== pepper ==
==> flow/design.v (excerpt) <==
module milestone1 (
	input logic CLOCK_50_I,                    
	input logic resetn,
	input  logic            M1_en,
	output  logic            M1_end,
	output logic   [17:0]   SRAM_address,
	input  logic   [15:0]   SRAM_read_data,
	output logic   [15:0]   SRAM_write_data,
	output logic            SRAM_we_n
);
typedef enum logic [6:0] {
  S_DELAY1,
	S_IDLE,
	IN_S_0,
	IN_S_1,
	IN_S_2,
	IN_S_3,
	IN_S_4,
	IN_S_5,
	IN_S_6,
	IN_S_7,
	IN_S_8,
	IN_S_9,
	IN_S_10,
	IN_S_11,
	IN_S_12,
	IN_S_13,
	IN_S_14,
	IN_S_15,
	IN_S_16,
	IN_S_17,
	IN_S_18,
	IN_S_19,
	IN_S_20,
	IN_S_21,
	CC_S0_0,
	CC_S0_1,
	CC_S0_2,
	CC_S0_3,
	CC_S0_4,
	CC_S0_5,
	CC_S1_0,
	CC_S1_1,
	CC_S1_2,
	CC_S1_3,
	CC_S1_4,
	CC_S1_5,
	EN_S_0,
	EN_S_1,
	EN_S_2,
	EN_S_3,
	EN_S_4,
	EN_S_5,
	EN_S_6,
	EN_S_7,
	EN_S_8,
	EN_S_9,
	EN_S_10,
	EN_S_11,
	EN_S_12,
	EN_S_13,
	EN_S_14,
	EN_S_15,
	EN_S_16,
	EN_S_17,
	EN_S_18,
	EN_S_19,
	EN_S_20,
	EN_S_21,
	EN_S_22,
	EN_S_23,
	EN_S_24,
	EN_S_25,
	EN_S_26,
	EN_S_27
} M1_state;
M1_state state;
parameter Yaddress = 18'd0,
Uaddress = 18'd38400,
Vaddress = 18'd57600,
RGBaddress = 18'd146944;
logic [17:0] data_counter;
logic [17:0] Y_counter;
logic [17:0] RGB_counter;
logic [17:0] U_counter; 
logic [9:0] Vert_count;
logic [9:0] Hori_count;
logic [15:0] Y;
logic [7:0] U [5:0];
logic [7:0] V [5:0];
logic [7:0] Ytest;
logic [7:0] Utest;
logic [7:0] Vtest;
logic [15:0] UPrime;
logic [15:0] VPrime;
logic [32:0] U_Even;
logic [32:0] U_Odd;
logic [32:0] V_Even;
logic [32:0] V_Odd;
logic [15:0] STORY;
logic [15:0] STORU;
logic [15:0] STORV;
logic [31:0] ans1;
logic [31:0] ans2;
logic [15:0] R;
logic [15:0] G;
logic [15:0] B;
logic [31:0] R0;
logic [31:0] G0;
logic [31:0] B0;
logic [31:0] R1;
logic [31:0] G1;
logic [31:0] B1;
logic [31:0] Mult_op_1, Mult_op_2, Mult_op_3, Mult_op_4, Mult_op_5, Mult_op_6, Mult_op_7, Mult_op_8;
logic [31:0] Mult_result1, Mult_result2, Mult_result3, Mult_result4;
logic [63:0] Mult_result_long1, Mult_result_long2, Mult_result_long3, Mult_result_long4;
assign Mult_result_long1 = Mult_op_1 * Mult_op_2;
  ...
Size in the first run: about 7300 cells after synthesis, ~55 I/O pins, about 63000 sq um of cells after synthesis.
Settings: LEC_CHECK=0, ABC_AREA=0, CAP_MARGIN=15, CORE_MARGIN=2, CORE_UTILIZATION=72, CTS_CLUSTER_DIAMETER=400, CTS_CLUSTER_SIZE=14, PLACE_DENSITY=0.95, SLEW_MARGIN=20; clock period 5.43 ns.
run.sh (not shown) runs the stock make flow with config.mk's settings and CLKGATE_MAP_FILE=.
pepper is listed as incomplete: the tool reported an error in global routing (5_1_grt) and the run ended there.
Input-level comparison between garnet and pepper:
- CTS_CLUSTER_DIAMETER no longer set, was 400
- CTS_CLUSTER_SIZE no longer set, was 14
- TNS_END_PERCENT now 10, previously not set
- PLACE_DENSITY no longer set, was 0.95
- ABC_AREA no longer set, was 0
- CORE_UTILIZATION now 65, was 72
- the clock period (ns, I/O delays scaled along) now 8.48, was 5.43
Results
Final checks on garnet, whose flow otherwise completed, came back failing, citing negative setup slack. pepper never completed; the flow aborted with a tool error in global routing (5_1_grt). Width of the die in garnet vs pepper: up about 5%. As far as number of buffers on the longest clock path goes, pepper and garnet are indistinguishable; the numbers are identical. In garnet, H-tree depth reported by CTS is higher than in pepper. garnet vs pepper: initial cell density of the core down in garnet. Vertical die dimension: garnet vs pepper up 5.2%. Looking at die area across both flows, garnet is the weaker of the two, with pepper ahead. Relative to pepper, the post-placement cell area of garnet is lower by 2.8%. Row final RePlAce weighted congestion: garnet lower / pepper higher. Comparing garnet and pepper, the higher post-CTS setup buffer count is on pepper. Final HPWL from detailed placement in garnet is 30% lower than in pepper.
What fjord does differently from garnet at the input level:
- an added MAX_ROUTING_LAYER of met4
- a deleted TNS_END_PERCENT that had been 10
- a change of the clock period (ns, I/O delays scaled along) from 8.48 to 8.43
==> comparison <==
- Stage in which a tool error killed fjord: global routing (5_1_grt).
- On placement-stage worst setup slack, fjord does worse than garnet.
- Reported for garnet and fjord, number of I/O pins turned out identical to the last digit.
- Comparing post-cts resize count for garnet and fjord, the bigger number came from fjord.
- Re summed standard-cell area reported by yosys: no difference whatsoever between fjord and garnet.
- Compared with garnet, placer congestion estimate in fjord increased slightly.
- Taking garnet as the reference, in fjord post-cts hold-fix buffer tally essentially unchanged; average size of a mapped cell essentially unchanged; xor and xnor area share after synthesis essentially unchanged; number of placed cells counting well taps essentially unchanged; area of the mapped netlist essentially unchanged.
Modified inputs, violet compared to fjord
- a change of CORE_UTILIZATION from 65 to 40
- a deleted MAX_ROUTING_LAYER that had been met4
- a change of CAP_MARGIN from 15 to 20
- a change of the clock period (ns, I/O delays scaled along) from 8.43 to 13.0
In summary, violet completed successfully, with a layout that passed the timing, DRC and antenna checks.
From fjord to violet, register bit total from synthesis did not move at all.
Setup slack at placement was lower in fjord than in violet.
Any difference in number of I/O port buffers between violet and fjord is small enough to ignore.
fjord -> violet: total placed cells including tap cells decreased by a few percent
Status: synthesized area parity (fjord, violet)
Going from fjord to violet, post-synthesis average cell area comparable, area of the core now larger, die area now larger, initial core utilization now smaller, final weighted congestion in routability-driven placement now smaller.
Edits applied to the flow inputs when going from violet to xenon:
- ABC_AREA now 1, previously not set
- CORE_UTILIZATION now 38, was 40
- TNS_END_PERCENT now 5, previously not set
- CORE_ASPECT_RATIO now 0.89, previously not set
- CAP_MARGIN now 30, was 20
- GPL_TIMING_DRIVEN now 0, previously not set
- HOLD_SLACK_MARGIN now 0.28, previously not set
- CORE_MARGIN now 4, was 2
- GPL_ROUTABILITY_DRIVEN now 0, previously not set
- MAX_ROUTING_LAYER now met4, previously not set
==> results <==
- From violet to xenon, depth of the worst hold-timing path did not move at all.
- On shortest period the worst path allows, xenon does worse than violet.
- Re count of different cell masters after synthesis: xenon is about 30% down on violet.
- When the final numbers for violet and xenon were put side by side, the growth of design area from synthesis to finish turned out to be greater in xenon.
- Sort violet and xenon by AND-OR/OR-AND share of the synthesized area desc -> top: violet
- violet was routed with fewer vias than xenon.
- Looking at peak-usage layer in the global routing report, the met1 result is from xenon; the met2 one comes from violet.
For lagoon, these inputs were changed with respect to xenon:
- TNS_END_PERCENT removed (was 5)
- CORE_MARGIN changed from 4 to 2
- GPL_ROUTABILITY_DRIVEN removed (was 0)
- CORE_UTILIZATION changed from 38 to 72
- CORE_ASPECT_RATIO removed (was 0.89)
- CAP_MARGIN changed from 30 to 20
- ABC_AREA removed (was 1)
- GPL_TIMING_DRIVEN removed (was 0)
- HOLD_SLACK_MARGIN removed (was 0.28)
- the clock period (ns, I/O delays scaled along) changed from 13.0 to 8.37
==> results <==
Flow for lagoon halted at global routing (5_1_grt), error code GRT-0116. Looking at dominant non-sequential cell family after synthesis, the simple AND/OR/NAND/NOR gates result is from xenon; the adder cells one comes from lagoon. Changes observed in lagoon relative to xenon: horizontal die size now sits lower; share of the core filled by cells before placement up 34 points; total CTS buffers has decreased. Between xenon and lagoon, multiplexer share of the synthesized area is higher for lagoon, xenon comes in under that. xenon has a lower count of unique library cells instantiated by Yosys than lagoon. Compared with xenon, lagoon shows synthesis area per yosys that has gone down by a few percent. xenon has a lower instance area after placement than lagoon. Delta (lagoon minus xenon): pre-CTS setup slack went down 2.69 ns, synthesized area went down about 6%, total die area went down 51%, instance tally after logic synthesis went down 22%.
